==> run A <==
Design ALU, start of the top module:
module ALU (
    input Clk,
    input Reset,
    input [7:0] operand_A, operand_B,
    input [3:0] Sel,
    output [7:0] Out,
    output [3:0] Flag);
export LEC_CHECK = 0
export CAP_MARGIN = 10
export CELL_PAD_IN_SITES_GLOBAL_PLACEMENT = 2
export CORE_MARGIN = 2
export CORE_UTILIZATION = 30
export CTS_CLUSTER_SIZE = 47
export GPL_ROUTABILITY_DRIVEN = 0
export GPL_TIMING_DRIVEN = 0
export MAX_ROUTING_LAYER = met4
export PLACE_DENSITY = 0.65
export SETUP_SLACK_MARGIN = 4.75
export SLEW_MARGIN = 25
export TNS_END_PERCENT = 20
create_clock -name core_clock -period 17.0 [get_ports {Clk}]
run.sh (not shown) runs the stock make flow with config.mk's settings and CLKGATE_MAP_FILE=.
==> inputs of run K, as changes to run A <==
==> flow/config.mk (replaced) <==
export PLATFORM = sky130hd
export DESIGN_NAME = ALU
export DESIGN_NICKNAME = ALU
export VERILOG_FILES = /design/flow/design.v
export SDC_FILE = /design/flow/constraint.sdc
export NUM_CORES = 4
export LEC_CHECK = 0
export CAP_MARGIN = 10
export CORE_MARGIN = 2
export CORE_UTILIZATION = 30
export GPL_TIMING_DRIVEN = 0
export MAX_ROUTING_LAYER = met5
export PLACE_DENSITY = 0.65
export SETUP_SLACK_MARGIN = -0.9
export SLEW_MARGIN = 20
export TNS_END_PERCENT = 80
==> inputs of run P, as changes to run A <==
==> flow/config.mk (replaced) <==
export PLATFORM = sky130hd
export DESIGN_NAME = ALU
export DESIGN_NICKNAME = ALU
export VERILOG_FILES = /design/flow/design.v
export SDC_FILE = /design/flow/constraint.sdc
export NUM_CORES = 4
export LEC_CHECK = 0
export CAP_MARGIN = 20
export CORE_MARGIN = 2
export CORE_UTILIZATION = 58
export SLEW_MARGIN = 20
==> flow/constraint.sdc (replaced) <==
create_clock -name core_clock -period 13.0 [get_ports {Clk}]
set_input_delay 2.6000 -clock core_clock [delete_from_list [all_inputs] [get_ports {Clk}]]
set_output_delay 2.6000 -clock core_clock [all_outputs]
set_load 0.01 [all_outputs]
==> results <==
Run A ran to the end with no violations. Run K reached the layout checks and failed them: setup timing. Run P completed with no timing, DRC or antenna violations. Sequential cell count is the same in run P and run K. The lowest hold slack belongs to run K, the highest to run P. Sequential power, highest first: run P, run A, run K. Of run A and run P, run P has the higher sequential share of layout area (gap 0.12 points). In die area, run A and run K do not differ. Between run A and run K, the lower first-iteration DRC count is in run A (gap about 9%, measured against run K). In run A the critical path depth is higher than in run P, by 1. Of run P and run A, run P has the higher utilization (gap 35 points).
==> figures <==
| item | run K | run P | run A |
|---|---|---|---|
| Placed Cells incl. Taps | 1193 | 1071 | 1193 |
| Final non-clock buffer share | 0.07160 | 0.1214 | 0.1111 |
| Global-route met2 utilization | 0.2866 | 0.6037 | 0.3638 |
| Via count of the first global-routing pass | 6584 | 6980 | 7065 |
| Met3 track utilization from global routing | 0.02617 | 0.05049 | 0.02816 |
| Cell area after placement | 7258 sq um | 7452 sq um | 7535 sq um |
| Core utilization before placement | 0.3036 | 0.6022 | 0.3036 |
| Multi-input gate share of the layout cell area | 0.7825 | 0.7650 | 0.7593 |
| Met3 routed WL | 2.046 mm | 2.606 mm | 1.485 mm |
| Tap cells | 280 | 140 | 280 |
| Vias per cell | 5.812 | 6.834 | 5.791 |
| P_leak | 3.175 nW | 3.585 nW | 3.509 nW |
| Worst ir drop on vdd | 42.67 uV | 145.9 uV | 97.86 uV |
| DRT Wirelength | 22.15 mm | 24.02 mm | 27.19 mm |
| Die footprint | 23150 sq um | 12220 sq um | 23150 sq um |
| Headroom to the max-slew limit | 0.2423 | 0.2339 | 0.3000 |
| Area taken by multi-input logic gates | 5798 sq um | 6096 sq um | 6252 sq um |
| Run status | finished with violations | complete, no violations | complete, no violations |
| Reasons for failing layout checks | setup timing | - | - |

==> trial 90 <==
==> flow/design.v <==
module ALU (
    input Clk,
    input Reset,
    input [7:0] operand_A, operand_B,
    input [3:0] Sel,
    output [7:0] Out,
    output [3:0] Flag);
    reg [7:0] Result;
    reg [3:0] FlagCpy;
    reg [7:0] nResult;
    reg [3:0] nFlag;
    reg [8:0] extendResult;
    reg [15:0] extendResult1;
    assign Out = Result;
    assign Flag = FlagCpy;
    always @(*)
    begin
        nResult = Result;
        nFlag = FlagCpy;
        extendResult = 9'd0;
        extendResult1 = 16'd0;
        case(Sel)
            4'h0:
                begin
                    extendResult = operand_A + operand_B;
                    if(extendResult >> 8 == 1)
                        nFlag = nFlag | 4'b0010;
                    else
                        nResult = extendResult[7:0];
                end
            4'h1:
                begin
                    if(operand_A < operand_B)
                        nFlag = nFlag | 4'b1000;
                    else
                        nResult = operand_A - operand_B;
                end
            4'h2:
                begin
                    extendResult1 = operand_A * operand_B;
                    if(extendResult1 >> 8 != 0)
                        nFlag = nFlag | 4'b0100;
                    else
                        nResult = operand_A * operand_B;
                    if(nResult == 0)
                        nFlag = nFlag | 4'b0001;
                end
            4'h3:
                begin
                    if(operand_A < operand_B)
                        nFlag = nFlag | 4'b1000;
                    else if(operand_B == 0)
                        nResult = 8'hFF;
                    else
                        nResult = operand_A / operand_B;
                    if(nResult == 0)
                        nFlag = nFlag | 4'b0001;
                end
            4'h4:
                begin
                extendResult1 = operand_A << operand_B;
                if(operand_B > 8 || (operand_A==1&&operand_B==8))
                    nFlag = nFlag | 4'b0010;
                else
                    begin
                    extendResult1 = operand_A << operand_B;
                    if(extendResult1 << 8 != 0)
                        nFlag = nFlag | 4'b0010;
                    else
                        nResult = operand_A << operand_B;
                    end
                if(nResult == 0)
                    nFlag = nFlag | 4'b0001;
                end
            4'h5:
                begin
                nResult = operand_A >> operand_B;
                if(nResult == 0)
                    nFlag = nFlag | 4'b0001;
                if(operand_B > 8 || (operand_B == 8 && operand_A==1) || (operand_B==7&&(operand_A == 2 || operand_A==3)) || operand_B==6&&(operand_A<=7&&operand_A>=4) || operand_B==5&&(operand_A<=15&&operand_A>=8) || operand_B==4&&(operand_A<=31&&operand_A>=16))
                    nFlag = nFlag | 4'b1000;
                end
            4'h6:
                begin
                nResult = operand_A & operand_B;
                if(nResult == 0)
                    nFlag = nFlag | 1;
                end
            4'h7:
                begin
                nResult = operand_A | operand_B;
                if(nResult == 0)
                    nFlag = nFlag | 1;
                end
            4'h8:
                begin
                nResult = operand_A ^ operand_B;
                if(nResult == 0)
                    nFlag = nFlag | 1;
                end
            4'h9:
                begin
                nResult = ~(operand_A ^ operand_B);
                if(nResult == 0)
                    nFlag = nFlag | 1;
                end
            4'hA:
                begin
                nResult = ~(operand_A & operand_B);
                if(nResult == 0)
                    nFlag = nFlag | 1;
                end
            4'hB:
                begin
                nResult = ~(operand_A | operand_B);
                if(nResult == 0)
                    nFlag = nFlag | 1;
                end
            default:
                nResult = 8'h00;
        endcase
    end
    always @(posedge Clk, posedge Reset)
    begin
        if(Reset) begin
            Result <= 8'h00;
            FlagCpy <= 4'b0000;
        end else begin
            Result <= nResult;
            FlagCpy <= nFlag;
        end
    end
endmodule
==> flow/run.sh <==
#!/bin/bash
# the make line also repeats each setting of config.mk as NAME=value (left out here)
make -C /OpenROAD-flow-scripts/flow DESIGN_CONFIG=/design/flow/config.mk WORK_HOME=/design/flow/orfs CLKGATE_MAP_FILE= finish
==> flow/config.mk <==
export PLATFORM = sky130hd
export DESIGN_NAME = ALU
export DESIGN_NICKNAME = ALU
export VERILOG_FILES = /design/flow/design.v
export SDC_FILE = /design/flow/constraint.sdc
export NUM_CORES = 4
export LEC_CHECK = 0
export CAP_MARGIN = 10
export CORE_MARGIN = 2
export CORE_UTILIZATION = 70
export CTS_CLUSTER_DIAMETER = 40
export CTS_CLUSTER_SIZE = 32
export GPL_TIMING_DRIVEN = 1
export HOLD_SLACK_MARGIN = -0.1
export MAX_ROUTING_LAYER = met4
export PLACE_DENSITY = 0.65
export SETUP_SLACK_MARGIN = 3.38
export SLEW_MARGIN = 20
export TNS_END_PERCENT = 80
==> flow/constraint.sdc <==
create_clock -name core_clock -period 11.8 [get_ports {Clk}]
set_input_delay 2.3600 -clock core_clock [delete_from_list [all_inputs] [get_ports {Clk}]]
set_output_delay 2.3600 -clock core_clock [all_outputs]
set_load 0.01 [all_outputs]
==> build 51: changes against trial 90 <==
==> flow/config.mk (replaced) <==
export PLATFORM = sky130hd
export DESIGN_NAME = ALU
export DESIGN_NICKNAME = ALU
export VERILOG_FILES = /design/flow/design.v
export SDC_FILE = /design/flow/constraint.sdc
export NUM_CORES = 4
export LEC_CHECK = 0
export CAP_MARGIN = 20
export CORE_MARGIN = 10
export CORE_UTILIZATION = 31
export SLEW_MARGIN = 20
export TNS_END_PERCENT = 15
==> flow/constraint.sdc (replaced) <==
create_clock -name core_clock -period 13.5 [get_ports {Clk}]
set_input_delay 2.7000 -clock core_clock [delete_from_list [all_inputs] [get_ports {Clk}]]
set_output_delay 2.7000 -clock core_clock [all_outputs]
set_load 0.01 [all_outputs]
==> flow_summary.json <==
{
  "status": "aborted with a tool error",
  "haltStage": "global routing (5_1_grt)",
  "stop_error": "[ERROR GRT-0232] Routing congestion too high. Check the congestion heatmap in the GUI.",
  "dpl_cell_area_mm2": 0.00766,
  "place_inst": 1057,
  "core_mm2": 0.00920,
  "grtUsageTotal": 0.823,
  "use_met3": 0.603,
  "clockRootBuffer": "clkbuf_8",
  "hpwl_um": 18300,
  "fp_util": 0.716,
  "grt_use_met2": 0.956
}
[end of results for trial 90]
==> flow_summary.json <==
{
  "path_buffers": 4,
  "dpl_cell_area_mm2": 0.00758,
  "p_int_uw": 326,
  "clockRootBuffer": "clkbuf_16",
  "fp_util": 0.314,
  "core_mm2": 0.0210,
  "hpwl_um": 17800,
  "r2r-start": "Result[1]",
  "grt_use_met2": 0.233,
  "place_inst": 1210,
  "grtUsageTotal": 0.151,
  "use_met3": 0.0189,
  "status": "timing/DRC/antenna clean"
}
[end of results for build 51]
Power and IR drop assume default switching activity.
